==> run Z: inputs <==
==> flow/design.v <==
module signed_mult_1_17 (out, a, b);
	output 	signed  [17:0]	out;
	input 	signed	[17:0] 	a;
	input 	signed	[17:0] 	b;
	wire 	signed	[35:0]	mult_out;
	assign mult_out = a * b;
	assign out = {mult_out[35], mult_out[33:17]};
endmodule
module OneNode(output signed [17:0] u_2_mid,    
	       input clock,		        
	       input reset,		        
	       input signed [17:0] u_hit_mid,   
	       input signed [17:0] u_1_right,   
	       input signed [17:0] u_1_left,     
	       input signed [17:0] u_1_up,      
	       input signed [17:0] u_1_down    
);  
    reg signed [17:0] u_0_mid_temp;		 
    reg signed [17:0] u_1_mid_temp, u_1_right_temp, u_1_left_temp, u_1_up_temp, u_1_down_temp; 
    wire signed [17:0] temp1,temp2, temp3, temp4;
    parameter [17:0] rho = (1<<17)/20; 
    parameter [17:0] eta = (999<<17)/1000;
    always @ (posedge clock) 
    begin
	if (reset == 0)
	begin
	    u_1_mid_temp = u_hit_mid; 
	    u_0_mid_temp = u_1_mid_temp; 
	    u_1_right_temp = 0; 
	    u_1_left_temp = 0;
	    u_1_up_temp = 0;
	    u_1_down_temp = 0;
   	end
        else
	begin
	    u_0_mid_temp = u_1_mid_temp;  
            u_1_mid_temp = u_2_mid;	   
	    u_1_right_temp = u_1_right;   
	    u_1_left_temp = u_1_left;	   
	    u_1_up_temp = u_1_up;         
	    u_1_down_temp = u_1_down;     
	end
    end
    assign  temp1 = u_1_up_temp + u_1_down_temp + u_1_right_temp + u_1_left_temp - (u_1_mid_temp<<<2);
    signed_mult_1_17 mult_1(.out(temp2),
			    .a(temp1),
                            .b(rho)); 
    assign  temp4 = temp2 + (u_1_mid_temp<<<1) - temp3;
    signed_mult_1_17 mult_2(.out(temp3),
			    .a(u_0_mid_temp),
                            .b(eta)); 
    signed_mult_1_17 mult_3(.out(u_2_mid),
			    .a(temp4),
                            .b(eta)); 
endmodule
module multNodes
#(parameter SIZE = 10)
(output signed [SIZE*SIZE*18-1:0] u_2_mid,    
 input clock,
 input reset,		        
 input signed [SIZE*SIZE*18-1:0] u_hit_mid,   
 input signed [SIZE*SIZE*18-1:0] u_1_right,   
 input signed [SIZE*SIZE*18-1:0] u_1_left,     
 input signed [SIZE*SIZE*18-1:0] u_1_up,      
 input signed [SIZE*SIZE*18-1:0] u_1_down     
);
    genvar i,j,k;
    generate
	for (k = 1; k < SIZE-1; k = k + 1) begin: side
		OneNode nodeUp(.u_2_mid(u_2_mid[(((0)*SIZE+(k))*18) +: 18]),
			       .clock(clock),
		               .reset(reset),
	                       .u_hit_mid(u_hit_mid[(((0)*SIZE+(k))*18) +: 18]),
	                       .u_1_right(u_1_right[(((0)*SIZE+(k+1))*18) +: 18]),
	                       .u_1_left(u_1_left[(((0)*SIZE+(k-1))*18) +: 18]),
	                       .u_1_up(18'sd0),
	       	               .u_1_down(u_1_down[(((1)*SIZE+(k))*18) +: 18]));
		OneNode nodeDown(.u_2_mid(u_2_mid[(((SIZE-1)*SIZE+(k))*18) +: 18]),
			         .clock(clock),
		                 .reset(reset),
	                         .u_hit_mid(u_hit_mid[(((SIZE-1)*SIZE+(k))*18) +: 18]),
	                         .u_1_right(u_1_right[(((SIZE-1)*SIZE+(k+1))*18) +: 18]),
	                         .u_1_left(u_1_left[(((SIZE-1)*SIZE+(k-1))*18) +: 18]),
	                         .u_1_up(u_1_up[(((SIZE-2)*SIZE+(k))*18) +: 18]),
	       	                 .u_1_down(18'sd0));
		OneNode nodeLeft(.u_2_mid(u_2_mid[(((k)*SIZE+(0))*18) +: 18]),
			         .clock(clock),
		                 .reset(reset),
	                         .u_hit_mid(u_hit_mid[(((k)*SIZE+(0))*18) +: 18]),
	                         .u_1_right(u_1_right[(((k)*SIZE+(1))*18) +: 18]),
	                         .u_1_left(18'sd0),
	                         .u_1_up(u_1_up[(((k-1)*SIZE+(0))*18) +: 18]),
	       	                 .u_1_down(u_1_down[(((k+1)*SIZE+(0))*18) +: 18]));
		OneNode nodeRight(.u_2_mid(u_2_mid[(((k)*SIZE+(SIZE-1))*18) +: 18]),
			         .clock(clock),
		                 .reset(reset),
	                         .u_hit_mid(u_hit_mid[(((k)*SIZE+(SIZE-1))*18) +: 18]),
	                         .u_1_right(18'sd0),
	                         .u_1_left(u_1_left[(((k)*SIZE+(SIZE-2))*18) +: 18]),
	                         .u_1_up(u_1_up[(((k+1)*SIZE+(SIZE-1))*18) +: 18]),
	       	                 .u_1_down(u_1_down[(((k-1)*SIZE+(SIZE-1))*18) +: 18]));
	end
    endgenerate
    generate
	for (k = 0; k < SIZE; k = k + 10) begin: corner
		OneNode UpLeftCorner(.u_2_mid(u_2_mid[(((0)*SIZE+(k))*18) +: 18]),
			             .clock(clock),
		                     .reset(reset),
	                             .u_hit_mid(u_hit_mid[(((0)*SIZE+(k))*18) +: 18]),
	                             .u_1_right(u_1_right[(((0)*SIZE+(k+1))*18) +: 18]),
	                             .u_1_left(18'sd0),
	                             .u_1_up(18'sd0),
	       	                     .u_1_down(u_1_down[(((1)*SIZE+(k))*18) +: 18]));
		OneNode UpRightCorner(.u_2_mid(u_2_mid[(((k)*SIZE+(SIZE-1))*18) +: 18]),
			             .clock(clock),
		                     .reset(reset),
	                             .u_hit_mid(u_hit_mid[(((k)*SIZE+(SIZE-1))*18) +: 18]),
	                             .u_1_right(18'sd0),
	                             .u_1_left(u_1_left[(((k)*SIZE+(SIZE-2))*18) +: 18]),
	                             .u_1_up(18'sd0),
	       	                     .u_1_down(u_1_down[(((k+1)*SIZE+(SIZE-1))*18) +: 18]));
		OneNode DownLeftCorner(.u_2_mid(u_2_mid[(((SIZE-1)*SIZE+(k))*18) +: 18]),
			               .clock(clock),
		                       .reset(reset),
	                               .u_hit_mid(u_hit_mid[(((SIZE-1)*SIZE+(k))*18) +: 18]),
	                               .u_1_right(u_1_right[(((SIZE-1)*SIZE+(k+1))*18) +: 18]),
	                               .u_1_left(18'sd0),
	                               .u_1_up(u_1_up[(((SIZE-2)*SIZE+(k))*18) +: 18]),
	       	                      .u_1_down(18'sd0));
		OneNode DownRightCorner(.u_2_mid(u_2_mid[(((SIZE-1)*SIZE+(SIZE-1))*18) +: 18]),
			                .clock(clock),
		                        .reset(reset),
	                                .u_hit_mid(u_hit_mid[(((SIZE-1)*SIZE+(SIZE-1))*18) +: 18]),
	                                .u_1_right(18'sd0),
	                                .u_1_left(u_1_left[(((SIZE-1)*SIZE+(SIZE-2))*18) +: 18]),
	                                .u_1_up(u_1_up[(((SIZE-2)*SIZE+(SIZE-1))*18) +: 18]),
	       	                        .u_1_down(18'sd0));
	end
    endgenerate
    generate
	for (i = 1; i < SIZE-1; i = i + 1) begin: row
	    for (j = 1; j < SIZE-1; j = j + 1) begin: col
		OneNode node(.u_2_mid(u_2_mid[(((i)*SIZE+(j))*18) +: 18]),
			     .clock(clock),
		             .reset(reset),
	                     .u_hit_mid(u_hit_mid[(((i)*SIZE+(j))*18) +: 18]),
	                     .u_1_right(u_1_right[(((i)*SIZE+(j+1))*18) +: 18]),
	                     .u_1_left(u_1_left[(((i)*SIZE+(j-1))*18) +: 18]),
	                     .u_1_up(u_1_up[(((i-1)*SIZE+(j))*18) +: 18]),
	       	             .u_1_down(u_1_down[(((i+1)*SIZE+(j))*18) +: 18]));
	    end
	end
    endgenerate
endmodule
module drum_grid
(input clock,
 input reset,                      
 input  [3*3*18-1:0] u_hit,        
 output [3*3*18-1:0] u_out         
);
    localparam SIZE = 3;
    wire signed [SIZE*SIZE*18-1:0] u_2_mid;
    multNodes #(.SIZE(SIZE)) grid(.u_2_mid(u_2_mid),
		  .clock(clock),
 	          .reset(reset),
 	          .u_hit_mid(u_hit),
 	          .u_1_right(u_2_mid),
 	          .u_1_left(u_2_mid),
 	          .u_1_up(u_2_mid),
 	          .u_1_down(u_2_mid));
    assign u_out = u_2_mid;
endmodule
==> flow/run.sh <==
#!/bin/bash
# the make line also repeats each setting of config.mk as NAME=value (left out here)
make -C /OpenROAD-flow-scripts/flow DESIGN_CONFIG=/design/flow/config.mk WORK_HOME=/design/flow/orfs CLKGATE_MAP_FILE= finish
==> flow/config.mk <==
export PLATFORM = sky130hd
export DESIGN_NAME = drum_grid
export DESIGN_NICKNAME = drum_grid
export VERILOG_FILES = /design/flow/design.v
export SDC_FILE = /design/flow/constraint.sdc
export NUM_CORES = 4
export LEC_CHECK = 0
export CAP_MARGIN = 20
export CORE_MARGIN = 2
export CORE_UTILIZATION = 72
export PLACE_DENSITY_LB_ADDON = 0.08
export SLEW_MARGIN = 20
==> flow/constraint.sdc <==
create_clock -name core_clock -period 20.3 [get_ports {clock}]
set_input_delay 4.0600 -clock core_clock [delete_from_list [all_inputs] [get_ports {clock}]]
set_output_delay 4.0600 -clock core_clock [all_outputs]
set_load 0.01 [all_outputs]
==> run G: changes against run Z <==
--- a/flow/config.mk
+++ b/flow/config.mk
@@ -6,7 +6,8 @@
 export NUM_CORES = 4
 export LEC_CHECK = 0
 export CAP_MARGIN = 20
+export CORE_ASPECT_RATIO = 1.52
 export CORE_MARGIN = 2
-export CORE_UTILIZATION = 72
-export PLACE_DENSITY_LB_ADDON = 0.08
+export CORE_UTILIZATION = 40
+export CTS_CLUSTER_DIAMETER = 317
 export SLEW_MARGIN = 20
==> flow/constraint.sdc (replaced) <==
create_clock -name core_clock -period 25.0 [get_ports {clock}]
set_input_delay 5.0000 -clock core_clock [delete_from_list [all_inputs] [get_ports {clock}]]
set_output_delay 5.0000 -clock core_clock [all_outputs]
set_load 0.01 [all_outputs]
==> notes <==
Run G passed the timing, DRC and antenna checks. Run Z finished with negative setup slack left. In run Z the cell count is lower than in run G, by 3.6%. Between run Z and run G, the lower clock skew is in run Z (gap 0.0071 ns). Between run Z and run G, the lower final area is in run G (gap 9.6%, measured against run G). In synthesized area, run G and run Z do not differ.
==> figures <==
	run G	run Z
Outcome	timing/DRC/antenna clean	finished with violations
Reasons for failing layout checks	-	negative setup slack
Initial DRC Count	6278	11300
Number of antenna violations at the first check in global routing	73	52
Filler cell count	46700	14400
Worst-margin pin slew	1.23 ns	1.15 ns
Final Routed Wirelength	562000 µm	596000 µm
Source of the worst hold timing path	grid.corner[0].DownRightCorner.u_1_mid_temp[17]	grid.side[1].nodeRight.u_1_mid_temp[17]
RePlAce Congestion	0.988	1.01
ANT cells	37	36
Detailed Place HPWL	513000 µm	488000 µm
Routed length on met1	212000 µm	216000 µm
Post-Place Setup Slack	1.19 ns	-1.01 ns
